Setup of run 1:
// system
module system
  #(parameter WIDTH = 24)
   (input aclk,
    input aresetn,
    input [WIDTH-1:0] s_axis_tdata,
    input s_axis_tvalid,
    output s_axis_tready,
    input s_axis_tlast,
    input [3:0] s_axis_tuser,
    output [2*WIDTH-1:0] m_axis_tdata,
    output m_axis_tvalid,
    input m_axis_tready,
    output m_axis_tlast,
    output [3:0] m_axis_tuser);
    localparam SEED = 7'b1011101;
    wire [WIDTH-1:0] s2e_tdata;
    wire s2e_tvalid;
    wire s2e_tready;
    wire s2e_tlast;
    wire [3:0] s2e_tuser;
    scrambler #(.WIDTH(WIDTH), .SEED(SEED)) scrambler_i(
        .aclk(aclk),
        .aresetn(aresetn),
        .s_axis_tdata(s_axis_tdata),
        .s_axis_tvalid(s_axis_tvalid),
        .s_axis_tready(s_axis_tready),
        .s_axis_tuser(s_axis_tuser),
        .s_axis_tlast(s_axis_tlast),
        .m_axis_tdata(s2e_tdata),
        .m_axis_tvalid(s2e_tvalid),
        .m_axis_tready(s2e_tready),
        .m_axis_tuser(s2e_tuser),
        .m_axis_tlast(s2e_tlast)
    );
  ...
Size in the first run: about 610 cells after synthesis, about 97 flip-flops, ~88 I/O pins.
make LEC_CHECK=0 CAP_MARGIN=15 CELL_PAD_IN_SITES_DETAIL_PLACEMENT=0 CORE_ASPECT_RATIO=0.71 CORE_MARGIN=2 CORE_UTILIZATION=44 CTS_CLUSTER_DIAMETER=220 CTS_CLUSTER_SIZE=37 GPL_ROUTABILITY_DRIVEN=0 GPL_TIMING_DRIVEN=0 HOLD_SLACK_MARGIN=-0.03 MAX_ROUTING_LAYER=met4 MIN_ROUTING_LAYER=met2 PLACE_DENSITY=0.76 SLEW_MARGIN=20 TNS_END_PERCENT=5 finish   # period 1.68 ns
run.sh (not shown) runs the stock make flow with config.mk's settings and CLKGATE_MAP_FILE=.
Complete run, failing final checks: run 1, reason setup timing.
Here is what was changed in the inputs of run 2 compared with run 1.
diff --git a/flow/config.mk b/flow/config.mk
--- a/flow/config.mk
+++ b/flow/config.mk
@@ -9 +9 @@
-export CELL_PAD_IN_SITES_DETAIL_PLACEMENT = 0
+export CELL_PAD_IN_SITES_DETAIL_PLACEMENT = 2
@@ -12,5 +12 @@
-export CORE_UTILIZATION = 44
-export CTS_CLUSTER_DIAMETER = 220
-export CTS_CLUSTER_SIZE = 37
-export GPL_ROUTABILITY_DRIVEN = 0
-export GPL_TIMING_DRIVEN = 0
+export CORE_UTILIZATION = 40
@@ -18 +13,0 @@
-export MAX_ROUTING_LAYER = met4
@@ -20,0 +16 @@
+export SETUP_SLACK_MARGIN = 0.11
@@ -22 +17,0 @@
-export TNS_END_PERCENT = 5
==> flow/constraint.sdc <==
create_clock -name core_clock -period 4.0 [get_ports {aclk}]
set_input_delay 0.8000 -clock core_clock [delete_from_list [all_inputs] [get_ports {aclk}]]
set_output_delay 0.8000 -clock core_clock [all_outputs]
set_load 0.01 [all_outputs]
Notes after the runs:
- Run 2 finished every step from synthesis to the final layout, and the layout passed the timing, DRC and antenna checks.
- Diff run 1 and run 2: count of clock buffers in the final design higher in run 1
- Number of instances in the placed design: run 2 vs run 1 down 53
- In run 2 relative to run 1, total power had gone down by more than half.
- Against run 1, sequential power in run 2 fell by more than half.
- Run 2 vs run 1 on final worst-path setup slack: run 2 is the higher one.
- Compared with run 1, run 2 shows a lower critical path depth.
- Run 1 ended up with reg -> reg as its kind of critical path; run 2 ended up with in -> out.
- Run 2 vs. run 1: global-route usage saw an increase, share of total power in sequential cells climbed 3.8 points.
Input-level comparison between run 3 and run 2:
==> flow/config.mk <==
export PLATFORM = sky130hd
export DESIGN_NAME = system
export DESIGN_NICKNAME = system
export VERILOG_FILES = /design/flow/design.v
export SDC_FILE = /design/flow/constraint.sdc
export NUM_CORES = 4
export LEC_CHECK = 0
export CAP_MARGIN = 20
export CORE_MARGIN = 2
export CORE_UTILIZATION = 56
export CTS_CLUSTER_DIAMETER = 287
export CTS_CLUSTER_SIZE = 87
export PLACE_DENSITY = 0.35
export SLEW_MARGIN = 20
export TNS_END_PERCENT = 15
--- outcome ---
- Run 2 → run 3: global-route usage lower; design area saw a decrease; sequential share of layout area increased by 0.67 points relative to the old numbers; count of routing violations after the opening detailed-route iteration moved down; core utilization of the finished layout increased 18 points.
- Setup slack after layout, run 3 and run 2: larger value in run 3
- Between run 2 and run 3, the synthesized cell count figures differ only marginally.
The following lists how run 4 was set up differently from run 3:
diff --git a/flow/config.mk b/flow/config.mk
--- a/flow/config.mk
+++ b/flow/config.mk
@@ -8 +8,2 @@
-export CAP_MARGIN = 20
+export CAP_MARGIN = 40
+export CORE_ASPECT_RATIO = 0.5
@@ -13,0 +15 @@
+export SETUP_SLACK_MARGIN = 1.05
[summary]
Against run 3 as the reference, run 4 delivers a lower total length of routed met2 wires. Re measured slew at the worst slew-check pin: run 4 and run 3 aren't equal, and the higher value belongs to run 3. Run 4 went all the way through the flow, and no timing, DRC or antenna check failed. Summary: with run 3 as the reference, cell area power density in run 4 moved up by a little under 10%. Compared with run 3, run 4 shows via count of the first global-routing pass lower by 101. Run 4 against run 3: die outline width climbed about 40%, post-layout net count +3. Re proportion of final cell area spent on non-clock buffers: run 4 is 0.16 points up on run 3.
diff inputs: run 4 => run 5
==> flow/config.mk <==
export PLATFORM = sky130hd
export DESIGN_NAME = system
export DESIGN_NICKNAME = system
export VERILOG_FILES = /design/flow/design.v
export SDC_FILE = /design/flow/constraint.sdc
export NUM_CORES = 4
export LEC_CHECK = 0
export CAP_MARGIN = 20
export CORE_MARGIN = 2
export CORE_UTILIZATION = 66
export SLEW_MARGIN = 20
==> flow/constraint.sdc <==
create_clock -name core_clock -period 2.34 [get_ports {aclk}]
set_input_delay 0.4680 -clock core_clock [delete_from_list [all_inputs] [get_ports {aclk}]]
set_output_delay 0.4680 -clock core_clock [all_outputs]
set_load 0.01 [all_outputs]
Findings:
- The clock-buffer cell count of run 5 exceeds that of run 4 by 3.
- Diff run 4 -> run 5: leakage power figure climbed 1.3%; clock power climbed about 33%; global-route usage climbed 3.9 points; post-detailed-route via-to-cell ratio climbed about 7%.
- Route | run 5 vs run 4 | wire shorter in run 5
- Data-path buffer share of cell area in the final layout is higher on run 5
- The lower tightest slew margin relative to the limit of run 4 and run 5 is in run 4.
- Delta (run 5 minus run 4): final instance area barely changed; post-synthesis chip area from yosys stayed essentially flat; area growth from synthesis to layout comparable.
Power figures rest on the tool's default switching activity, not on a simulated workload.
